==> inputs of run H <==
Design Topmodule, start of the top module:
module Topmodule(
    input wire Clk,
    input wire Data,
    input wire Reset,
    input wire En,
    output reg Out
    );
	 wire Out_scrambler;
	 wire Out_descrambler;
	 wire Out_convendcoder;
	 wire Out_viterbi;
	 wire Out_interleaver;
	 wire Out_deinterleaver;
	 reg [9:0] counter;
	 Scrambler_control Scrambler (
    .Clk(Clk), 
    .MAC_Data(Data), 
    .Reset(Reset), 
    .En(En), 
    .Out(Out_scrambler)
    );
	 convencoder_control convendcoder (
    .Clk(Clk), 
    .Reset(Reset), 
    .En(En), 
    .Data(Out_scrambler), 
    .kout(Out_convendcoder)
    );
	 control_interleaver interleaved (
    .Clk(Clk), 
    .Reset(Reset), 
    .En(En), 
    .Data(Out_convendcoder), 
    .Out(Out_interleaver)
    );
	 control_deinterleaver deinterleaved (
    .Clk(Clk), 
    .Reset(Reset), 
    .En(En), 
    .Data(Out_interleaver), 
    .Out(Out_deinterleaver) 
    );
	 viterbicontrol vit (
    .Data(Out_deinterleaver), 
    .Clk(Clk), 
    .En(En), 
    .Reset(Reset), 
    .Out(Out_viterbi)
    );
	 Descrambler_control Descrambler (
    .Clk(Clk),  
    .Reset(Reset), 
    .En(En), 
    .Data(Out_viterbi), 
    .Out(Out_descrambler)
    );
	always@ (posedge Clk)begin
		if(~En || Reset) begin
			Out <= 1'b0;
			counter <= 10'b0;
		end
		else 
			Out <= Out_descrambler;
	end
endmodule
Settings: LEC_CHECK=0, CAP_MARGIN=15, CORE_MARGIN=2, CORE_UTILIZATION=72, CTS_CLUSTER_DIAMETER=95, CTS_CLUSTER_SIZE=17, GPL_ROUTABILITY_DRIVEN=0, HOLD_SLACK_MARGIN=-0.07, SETUP_SLACK_MARGIN=0.68, SLEW_MARGIN=20; clock period 7.74 ns.
run.sh (not shown) runs the stock make flow with config.mk's settings and CLKGATE_MAP_FILE=.
==> inputs of run G, as changes to run H <==
- CAP_MARGIN: 15 -> 20
- CORE_UTILIZATION: 72 -> 40
- CTS_CLUSTER_DIAMETER: 95 -> unset
- CTS_CLUSTER_SIZE: 17 -> 100
- GPL_ROUTABILITY_DRIVEN: 0 -> unset
- GPL_TIMING_DRIVEN: unset -> 0
- HOLD_SLACK_MARGIN: -0.07 -> unset
- MAX_ROUTING_LAYER: unset -> met4
- PLACE_DENSITY_LB_ADDON: unset -> 0.08
- SETUP_SLACK_MARGIN: 0.68 -> 1.5
- TNS_END_PERCENT: unset -> 65
==> flow/constraint.sdc (replaced) <==
create_clock -name core_clock -period 11.4 [get_ports {Clk}]
set_input_delay 2.2800 -clock core_clock [delete_from_list [all_inputs] [get_ports {Clk}]]
set_output_delay 2.2800 -clock core_clock [all_outputs]
set_load 0.01 [all_outputs]
==> inputs of run F, as changes to run H <==
- ABC_AREA: unset -> 1
- CAP_MARGIN: 15 -> 20
- CTS_CLUSTER_DIAMETER: 95 -> unset
- CTS_CLUSTER_SIZE: 17 -> unset
- GPL_ROUTABILITY_DRIVEN: 0 -> unset
- HOLD_SLACK_MARGIN: -0.07 -> unset
- SETUP_SLACK_MARGIN: 0.68 -> unset
==> flow/constraint.sdc (replaced) <==
create_clock -name core_clock -period 10.2 [get_ports {Clk}]
set_input_delay 2.0400 -clock core_clock [delete_from_list [all_inputs] [get_ports {Clk}]]
set_output_delay 2.0400 -clock core_clock [all_outputs]
set_load 0.01 [all_outputs]
==> results <==
Outcome: run F complete, no violations; run G complete, no violations; run H finished with violations
Layout check failures: run F -; run G -; run H setup timing
Post-synth cell types: run F 62; run G 103; run H 103
Non-filler instance count after layout: run F 7973; run G 7582; run H 6488
Global-route met1 utilization: run F 0.472; run G 0.358; run H 0.485
Clock group share of total power: run F 0.511; run G 0.523; run H 0.391
Leakage power total: run F 19.3 nW; run G 17.0 nW; run H 16.2 nW
Total number of multi-input combinational cells: run F 5158; run G 4509; run H 4509
Clock transition at the register clock pins on the worst setup and hold paths after CTS: run F 0.06 ns; run G 0.06 ns; run H 0.08 ns
Initial antenna violation count: run F 1; run G 2; run H 0
Worst Setup Slack post-DPL: run F -0.165 ns; run G -0.0802 ns; run H -1.76 ns
Finish-stage setup viols: run F 0; run G 0; run H 1
Mapped Cells: run F 7262; run G 5866; run H 5866
Routed len/inst: run F 16.7 um; run G 20.9 um; run H 19.0 um
XOR Share, Synth: run F 0.0150; run G 0.0413; run H 0.0413
Number of buffers outside the clock class in the layout: run F 80; run G 459; run H 152
Overall die height: run F 261 um; run G 344 um; run H 258 um
Sequential cell fraction of total power: run F 0.478; run G 0.465; run H 0.597

* * *

==> inputs of violet <==
Topmodule again, from the RTL that the note above started with.
Settings: LEC_CHECK=0, CAP_MARGIN=40, CELL_PAD_IN_SITES_GLOBAL_PLACEMENT=0, CORE_MARGIN=2, CORE_UTILIZATION=69, CTS_CLUSTER_DIAMETER=172, HOLD_SLACK_MARGIN=0.04, PLACE_DENSITY=0.63, SETUP_SLACK_MARGIN=0.42, SLEW_MARGIN=20; clock period 8.33 ns.
==> ember: changes against violet <==
- CAP_MARGIN: 40 -> 0
- CELL_PAD_IN_SITES_GLOBAL_PLACEMENT: 0 -> default
- CORE_ASPECT_RATIO: default -> 1.39
- CORE_UTILIZATION: 69 -> 72
- CTS_CLUSTER_DIAMETER: 172 -> 333
- CTS_CLUSTER_SIZE: default -> 10
- HOLD_SLACK_MARGIN: 0.04 -> 0.29
- PLACE_DENSITY: 0.63 -> 0.39
- SETUP_SLACK_MARGIN: 0.42 -> 0.46
- TNS_END_PERCENT: default -> 10
==> flow/constraint.sdc (replaced) <==
create_clock -name core_clock -period 6.21 [get_ports {Clk}]
set_input_delay 1.2420 -clock core_clock [delete_from_list [all_inputs] [get_ports {Clk}]]
set_output_delay 1.2420 -clock core_clock [all_outputs]
set_load 0.01 [all_outputs]
==> lagoon: changes against violet <==
- ABC_AREA: default -> 1
- CAP_MARGIN: 40 -> 20
- CELL_PAD_IN_SITES_GLOBAL_PLACEMENT: 0 -> default
- CORE_UTILIZATION: 69 -> 72
- CTS_CLUSTER_DIAMETER: 172 -> default
- CTS_CLUSTER_SIZE: default -> 97
- HOLD_SLACK_MARGIN: 0.04 -> default
- PLACE_DENSITY: 0.63 -> 0.43
- SETUP_SLACK_MARGIN: 0.42 -> default
==> flow/constraint.sdc (replaced) <==
create_clock -name core_clock -period 6.21 [get_ports {Clk}]
set_input_delay 1.2420 -clock core_clock [delete_from_list [all_inputs] [get_ports {Clk}]]
set_output_delay 1.2420 -clock core_clock [all_outputs]
set_load 0.01 [all_outputs]
==> run summary <==
Status on the layout run. The power report attributes to the clock group a share of 50.6%. Number of buffers inserted during clock tree synthesis landed at 83. Total die size landed at 0.0683 mm^2. In the routed layout, each cell is associated on average with a via count of 6.21. The flow ran to the end, but the layout failed its checks.

Failing layout checks were recorded as setup timing. Endpoint arrival time on the critical path landed at 9780 ps. Summed over all sequential cells, the power is 5030 uW. Clock latency of the later-clocked register in the worst-skew pair landed at 640 ps.

After layout, the worst setup slack is -3020 ps. Fill cell total of the finished layout landed at 5061. The final report lists the setup-violating endpoint count as 1.
(the above is from lagoon)
==> run summary <==
Status on the layout run. Final worst-path setup slack landed at -3130 ps. The run finished, with violations left. The layout checks failed on setup timing. Clock latency of the later-clocked register in the worst-skew pair landed at 650 ps. Per the layout report, the design carries 4714 filler cells. Total die size landed at 0.0664 mm^2.

Setup violations remaining at the end of the flow were counted as 1.
(the above is from ember)
==> run summary <==
Status on the layout run. The flow ran to the end, but the layout failed its checks. The run did not pass the layout checks because of setup timing. Final worst-path setup slack landed at -1100 ps. Sorting the synthesis cell report by count puts at the top dfxtp_1.

Endpoint arrival time on the critical path landed at 9980 ps. Fill cell total of the finished layout landed at 4993. In the final report, the number of endpoints failing setup comes to 1.

Total die size landed at 0.0692 mm^2. The synthesized design contains 0 enable-type register cells. Via density per instance landed at 6.60. Per the skew report, the later register of the worst-skew pair sees a clock latency of 660 ps. Fraction of power consumed by the clock network landed at 50.8%. Number of buffers inserted during clock tree synthesis landed at 85.
(the above is from violet)
Power is estimated from default activity; no workload was simulated.
